==> flow/design.v <==
module oppo (
    input [31:0] in,
    input        cin,
    output [31:0] in_abs
);
    assign in_abs = ({32{cin}} ^ in) + $unsigned(cin);
endmodule
module lzd_4 (
    input [3:0] in,
    output [1:0] out,
    output       zero
);
    assign zero = ~(|in); 
    assign out[0] = (in[2] | ~in[1]) & ~in[3];
    assign out[1] = ~(in[3] | in[2]);
endmodule
module lzd_16 (
    input [15:0] in,
    output [3:0] out,
    output       zero
);
    wire [3:0] z;
    wire [1:0] out_2 [3:0];
    lzd_4 lzd_4_0(in[15:12], out_2[0], z[0]);
    lzd_4 lzd_4_1(in[11: 8], out_2[1], z[1]);
    lzd_4 lzd_4_2(in[ 7: 4], out_2[2], z[2]);
    lzd_4 lzd_4_3(in[ 3: 0], out_2[3], z[3]);
    assign out[2] = z[0] & (~z[1] | z[2] & ~z[3]);
    assign out[3] = z[0] & z[1] & (~z[2] | ~z[3]);
    assign out[1:0] = {2{~out[3] & ~out[2]}} & out_2[0]
                    | {2{~out[3] &  out[2]}} & out_2[1]
                    | {2{ out[3] & ~out[2]}} & out_2[2]
                    | {2{ out[3] &  out[2]}} & out_2[3];
    assign zero = &z;
endmodule
module lzd_32 (
    input [31:0] in,
    output [4:0] out,
    output       zero
);
    wire [1:0] z;
    wire [3:0] out_3_0 [1:0];
    lzd_16 lzd_16_0(in[31:16], out_3_0[0], z[0]);
    lzd_16 lzd_16_1(in[15: 0], out_3_0[1], z[1]);
    assign out[4] = z[0];
    assign out[3:0] = {4{~z[0]}} & out_3_0[0] |
                      {4{ z[0]}} & out_3_0[1];
    assign zero = z[0] & z[1];
endmodule
module divider (
    input div_clk,
    input resetn,
    input div,
    input div_signed,
    input [31:0] x,
    input [31:0] y,
    output [31:0] s,
    output [31:0] r,
    output complete
);
    (*MAX_FANOUT = 50*) reg [64:0] rem;
    reg [31:0] quot;
    reg [31:0] quotM;
    reg [32:0] divisor;
    reg [ 5:0] cout;
    (*MAX_FANOUT = 50*) reg [ 4:0] current_state;
    reg [ 4:0] next_state;
    reg [31:0] x_abs_reg;
    reg [31:0] y_abs_reg;
    wire [31:0] s_abs;
    wire [31:0] r_abs;
    wire s_sign;
    wire r_sign;
    wire [31:0] x_abs;
    wire [31:0] y_abs;
    oppo oppo1(x, x[31] & div_signed, x_abs);
    oppo oppo2(y, y[31] & div_signed, y_abs);
    assign s_sign = x[31] ^ y[31];
    assign r_sign = x[31];
    always @(posedge div_clk) begin
        if (~resetn) begin
            x_abs_reg <= 0;
            y_abs_reg <= 0;
        end
        else if (current_state[0] & div)
            x_abs_reg <= x_abs;
            y_abs_reg <= y_abs;
    end
    wire [31:0] lzd_in;
    wire [ 4:0] lzd_out;
    wire [ 5:0] shft_amt;
    wire long_shft;
    wire short_shft;
    wire [ 5:0] lzd_shamt;
    wire [ 5:0] min_shamt;
    wire quot_one;
    wire [32:0] result;  
    wire zero;
    wire [64:0] shft_src;
    wire [64:0] shft_out;
    wire [32:0] add_A;
    wire [32:0] add_B;
    wire cin;
    wire [32:0] add_out;
    wire final_shift;
    reg  [5:0] first_shft;
    always @(posedge div_clk) begin
        if (~resetn)
            first_shft <= 6'b0;
        else if (current_state[1])
            first_shft <= shft_amt;
    end
    assign final_shift = cout <= lzd_shamt;
    assign shft_src = (current_state[1]) ? {33'b0, x_abs_reg}
                                         : rem;
    assign shft_out = shft_src << shft_amt;
    assign long_shft = ~(rem[64] ^ rem[63]);
    assign short_shft = rem[64] ^ rem[63];
    assign quot_one = shft_out[64] ^ shft_out[63];
    assign lzd_shamt = {zero, {5{~zero}} & lzd_out};
    assign min_shamt  = (~final_shift) ? lzd_shamt : cout;
    assign shft_amt = {6{short_shft}} & 6'b1
                    | {6{long_shft }} & min_shamt;
    assign lzd_in = (current_state[1]) ? y_abs_reg : rem[63:32] ^ {32{rem[64]}};
    assign add_A = shft_out[64:32];
    assign add_B = {33{~rem[64]}} ^ divisor;
    assign cin   = ~rem[64];
    assign add_out = add_A + add_B + $unsigned(cin);
    assign result = (quot_one) ? add_out
                               : shft_out[64:32];
    lzd_32 lzd(lzd_in, lzd_out, zero);
    always @(posedge div_clk) begin
        if (~resetn)
            divisor <= 33'b0;
        else if (current_state[1])
            divisor <= {1'b0, y_abs_reg << lzd_out};
    end
    always @(posedge div_clk) begin
        if (~resetn)
            rem <= 65'b0;
        else if (current_state[1])
            rem <= shft_out;
        else if (current_state[2])
            rem <= {result, rem[30:0], 1'b0};
    end
    wire [31:0] shft_quot = quot << shft_amt[4:0];
    wire [31:0] shft_quotM = ~(~quotM << shft_amt[4:0]);
    always @(posedge div_clk) begin
        if (~resetn | current_state[0]) begin
            quot  <= 32'b0;
            quotM <= 32'b0;
        end
        else if (current_state[2]) begin
            if (~shft_out[64] | shft_out[64] & shft_out[63]) 
                quot <= {shft_quot[31:1], ~shft_out[64] & shft_out[63]};
            else 
                quot <= {shft_quotM[31:1], 1'b1};
            if (~shft_out[64] & shft_out[63])
                quotM <= {shft_quot[31:1], 1'b0};
            else
                quotM <= {shft_quotM[31:1], ~(shft_out[64] & ~shft_out[63])};
        end
    end
    always @(posedge div_clk) begin
        if (~resetn | current_state[0])
            cout <= 6'b100000;
        else if (current_state[2])
            cout <= cout - shft_amt;
    end
    localparam IDLE = 5'b00001,
               INIT = 5'b00010,
               QUOT = 5'b00100,
               FIX  = 5'b01000,
               DONE = 5'b10000;
    always @(posedge div_clk) begin
        if (~resetn)
            current_state <= IDLE;
        else
            current_state <= next_state;
    end
    always @(*) begin
        case (current_state)
            IDLE: begin
                if (~resetn) 
                    next_state = IDLE;
                else if (div)
                    next_state = INIT;
                else
                    next_state = IDLE;
            end
            INIT: next_state = QUOT;
            QUOT: begin
                if (final_shift)
                    next_state = FIX;
                else 
                    next_state = QUOT;
            end
            FIX  :next_state = DONE;
            DONE: next_state = IDLE;
            default: next_state = IDLE;
        endcase
    end
    reg [31:0] s_abs_reg;
    reg [31:0] r_abs_reg;
    assign s_abs = (rem[64]) ? quotM : quot;
    assign r_abs = ((rem[64]) ? rem[63:32] + divisor[31:0] : rem[63:32]) >> first_shft;
    always @(posedge div_clk) begin
        if (~resetn) begin
            s_abs_reg <= 0;
            r_abs_reg <= 0;
        end
        else if (current_state[3])
            s_abs_reg <= s_abs;
            r_abs_reg <= r_abs;
    end
    oppo oppo3(s_abs_reg, s_sign & div_signed, s);
    oppo oppo4(r_abs_reg, r_sign & div_signed, r);
    assign complete = current_state[4];
endmodule
clock: 9.24 ns
lec_check: 0
cap_margin: 20
core_margin: 2
core_utilization: 58
cts_cluster_size: 58
setup_slack_margin: 1.14
slew_margin: 20
tns_end_percent: 5
run.sh (not shown) runs the stock make flow with config.mk's settings and CLKGATE_MAP_FILE=.
Then changed:
CAP_MARGIN = 30   (was 20)
CELL_PAD_IN_SITES_DETAIL_PLACEMENT = 1   (was not set)
CORE_UTILIZATION = 40   (was 58)
CTS_CLUSTER_DIAMETER = 264   (was not set)
CTS_CLUSTER_SIZE = 12   (was 58)
MAX_ROUTING_LAYER = met5   (was not set)
MIN_ROUTING_LAYER = met1   (was not set)
SETUP_SLACK_MARGIN = not set   (was 1.14)
SLEW_MARGIN = 25   (was 20)
TNS_END_PERCENT = not set   (was 5)
clock period = 11.8 ns   (was 9.24 ns; I/O delays follow)
=> Flip-flop count does not change. Die size increases by 44%. Count of clock-buffer cells in the layout decreases by 14.

## run A
RTL: the design.v shown in full above, as it stands there.
clock: 11.8 ns
lec_check: 0
cap_margin: 35
cell_pad_in_sites_detail_placement: 2
core_margin: 2
core_utilization: 40
cts_cluster_diameter: 90
max_routing_layer: met4
min_routing_layer: met2
slew_margin: 25
Run A: it failed with a tool error in global routing, so there are no final results.
Input changes introduced in run B (baseline for comparison: run A):
==> flow/config.mk <==
export PLATFORM = sky130hd
export DESIGN_NAME = divider
export DESIGN_NICKNAME = divider
export VERILOG_FILES = /design/flow/design.v
export SDC_FILE = /design/flow/constraint.sdc
export NUM_CORES = 4
export LEC_CHECK = 0
export ABC_AREA = 1
export CAP_MARGIN = 30
export CELL_PAD_IN_SITES_DETAIL_PLACEMENT = 1
export CORE_ASPECT_RATIO = 0.62
export CORE_MARGIN = 6
export CORE_UTILIZATION = 47
export CTS_CLUSTER_SIZE = 92
export GPL_ROUTABILITY_DRIVEN = 1
export HOLD_SLACK_MARGIN = 0.11
export PLACE_DENSITY = 0.7
export SLEW_MARGIN = 0
export TNS_END_PERCENT = 85
==> flow/constraint.sdc <==
create_clock -name core_clock -period 10.4 [get_ports {div_clk}]
set_input_delay 2.0800 -clock core_clock [delete_from_list [all_inputs] [get_ports {div_clk}]]
set_output_delay 2.0800 -clock core_clock [all_outputs]
set_load 0.01 [all_outputs]
[summary]
- Changes observed in run B relative to run A: adder-cell share of the synthesized area +0.22 points, sequential fraction of the synthesis area +1.2 points.
- Against run A as the reference, run B delivers a higher number of standard cells after synthesis.
- Post-synthesis mux area share in run B is 17 points lower than in run A
- Run A terminated abnormally: global routing reported GRT-0116.
- Run B was carried through to the last stage, and its layout satisfied the timing, DRC and antenna checks.
- The simple-gate portion of the synthesized area number comes out lower for run A vs run B.
- Yosys chip area: run B < run A
- Compared with run A, final weighted congestion in routability-driven placement in run B decreased by a few percent.
- On share of the core filled by cells before placement: run B sits above run A.
- Number of buffers on the longest clock path: run A vs run B identical
The inputs of run C differ from those of run B as listed below.
==> flow/config.mk <==
export PLATFORM = sky130hd
export DESIGN_NAME = divider
export DESIGN_NICKNAME = divider
export VERILOG_FILES = /design/flow/design.v
export SDC_FILE = /design/flow/constraint.sdc
export NUM_CORES = 4
export LEC_CHECK = 0
export CAP_MARGIN = 20
export CORE_MARGIN = 2
export CORE_UTILIZATION = 71
export CTS_CLUSTER_DIAMETER = 364
export CTS_CLUSTER_SIZE = 100
export PLACE_DENSITY = 0.39
export SLEW_MARGIN = 20
export TNS_END_PERCENT = 5
==> flow/constraint.sdc <==
create_clock -name core_clock -period 4.75 [get_ports {div_clk}]
set_input_delay 0.9500 -clock core_clock [delete_from_list [all_inputs] [get_ports {div_clk}]]
set_output_delay 0.9500 -clock core_clock [all_outputs]
set_load 0.01 [all_outputs]
--- outcome ---
Of the two candidates, run B has the worse area of the core region and run C the better one. On part of the Yosys area used for sequential elements: between run B and run C, it ends up higher for run B. Run C did not run to completion, as it errored out during global routing. In the reports for run B and run C, the larger number of placed instances, taps included belongs to run B. The total cell area at the placement stage in run C is 1.2 times that in run B. Comparing run B and run C, post-synthesis cell count is higher on run B. Delta (run C minus run B): number of hold buffers added after cts neither gained nor lost much; final estimated routing congestion in global placement picked up an extra about 6%; number of cell instances after yosys synthesis -13%.
Modified inputs, run D compared to run C
==> flow/config.mk <==
export PLATFORM = sky130hd
export DESIGN_NAME = divider
export DESIGN_NICKNAME = divider
export VERILOG_FILES = /design/flow/design.v
export SDC_FILE = /design/flow/constraint.sdc
export NUM_CORES = 4
export LEC_CHECK = 0
export CAP_MARGIN = 30
export CELL_PAD_IN_SITES_DETAIL_PLACEMENT = 2
export CORE_ASPECT_RATIO = 0.62
export CORE_MARGIN = 6
export CORE_UTILIZATION = 24
export GPL_ROUTABILITY_DRIVEN = 1
export HOLD_SLACK_MARGIN = 0.11
export PLACE_DENSITY = 0.7
export SETUP_SLACK_MARGIN = 1.63
export SLEW_MARGIN = 0
export TNS_END_PERCENT = 85
==> flow/constraint.sdc <==
create_clock -name core_clock -period 10.4 [get_ports {div_clk}]
set_input_delay 2.0800 -clock core_clock [delete_from_list [all_inputs] [get_ports {div_clk}]]
set_output_delay 2.0800 -clock core_clock [all_outputs]
set_load 0.01 [all_outputs]
--- outcome ---
Run D went all the way through the flow, and no timing, DRC or antenna check failed.
Comparing run D against run C, there is no change at all in arithmetic-cell share of the synthesized area counting full adders, half adders and majority gates.
Taking run C as the reference, in run D number of standard-cell rows in the floorplan moved up, worst-case setup slack after placement now sits higher.
Input changes introduced in run E (baseline for comparison: run D):
==> flow/config.mk <==
export PLATFORM = sky130hd
export DESIGN_NAME = divider
export DESIGN_NICKNAME = divider
export VERILOG_FILES = /design/flow/design.v
export SDC_FILE = /design/flow/constraint.sdc
export NUM_CORES = 4
export LEC_CHECK = 0
export CAP_MARGIN = 20
export CORE_MARGIN = 2
export CORE_UTILIZATION = 66
export CTS_CLUSTER_DIAMETER = 364
export CTS_CLUSTER_SIZE = 100
export PLACE_DENSITY = 0.39
export SLEW_MARGIN = 20
==> flow/constraint.sdc <==
create_clock -name core_clock -period 4.75 [get_ports {div_clk}]
set_input_delay 0.9500 -clock core_clock [delete_from_list [all_inputs] [get_ports {div_clk}]]
set_output_delay 0.9500 -clock core_clock [all_outputs]
set_load 0.01 [all_outputs]
[summary]
Run D finished end to end and its layout was clean on timing, DRC and antenna. Run status, run E: aborted in global routing, error GRT-0232. Diff run D -> run E: post-DP HPWL shrank by about 25%; placed cell area went up about 12%. Measured against run D, the global placement routability congestion of run E comes out at 1.10 times the reference value. NOTE: placement-stage worst setup slack in run E falls short of that of run D. Sort run E and run D by number of H-tree levels, descending, and run D comes first. Delta (run E minus run D): placeable core region dropped about 64%, number of setup buffers added after CTS climbed 3. Floorplan utilization is higher on run E. The die used by run E is smaller than the one used by run D. Post-synthesis async set-or-reset flop share came out exactly the same in run E and run D.

raven:
// divider: RTL as listed in full above, without the edits since
==> flow/config.mk <==
export PLATFORM = sky130hd
export DESIGN_NAME = divider
export DESIGN_NICKNAME = divider
export VERILOG_FILES = /design/flow/design.v
export SDC_FILE = /design/flow/constraint.sdc
export NUM_CORES = 4
export LEC_CHECK = 0
export CAP_MARGIN = 20
export CORE_MARGIN = 2
export CORE_UTILIZATION = 40
export SLEW_MARGIN = 20
==> flow/constraint.sdc <==
create_clock -name core_clock -period 9.99 [get_ports {div_clk}]
set_input_delay 1.9980 -clock core_clock [delete_from_list [all_inputs] [get_ports {div_clk}]]
set_output_delay 1.9980 -clock core_clock [all_outputs]
set_load 0.01 [all_outputs]
Relative to raven, the following input files were edited for umber:
Settings: changing CORE_UTILIZATION from 40 to 68; setting CTS_CLUSTER_DIAMETER to 188 for the first time; setting CTS_CLUSTER_SIZE to 26 for the first time; setting MAX_ROUTING_LAYER to met4 for the first time; changing the clock period (ns, I/O delays scaled along) from 9.99 to 8.72.
Notes after the runs:
- umber completed end to end; final checks failed (setup timing).
- Looking at maximum frequency, umber sits about 10% higher than raven does.
- umber vs raven — non-clock buffer count climbed by more than half
- umber: routed wire length lower than raven
- Share of cell area taken by multi-input logic gates is higher on umber
- Looking at share of the clock period used by the worst path across umber and raven, the one that comes out higher is umber.
- As far as count of multi-input combinational gates is concerned, umber and raven perform about the same.
- Comparing umber against raven, there is no change at all in mux contribution to synthesized area.
- Compared to raven, umber has wire length of the first global-routing pass about 5% lower.
- umber vs. raven: cell depth of the worst setup path went up by 1.
- Compared with raven, umber shows a via count that is 2012 higher.
Input-level comparison between juniper and umber:
Settings: clearing CTS_CLUSTER_DIAMETER, which used to be 188; clearing MAX_ROUTING_LAYER, which used to be met4; clearing CTS_CLUSTER_SIZE, which used to be 26; swapping 68 for 70 in CORE_UTILIZATION; putting SETUP_SLACK_MARGIN at 0.16 where nothing was set; swapping 8.72 for 8.92 in the clock period (ns, I/O delays scaled along).
Results
Nothing crashed in juniper and all stages finished; the problem is that the final layout failed, the offending checks being setup timing.
Of umber and juniper, the run reporting the lower final clock period utilization by the worst path was juniper.
Delta (juniper minus umber): final cell count fell by about 1.1%; number of instances resized during post-cts repair rose by 22.
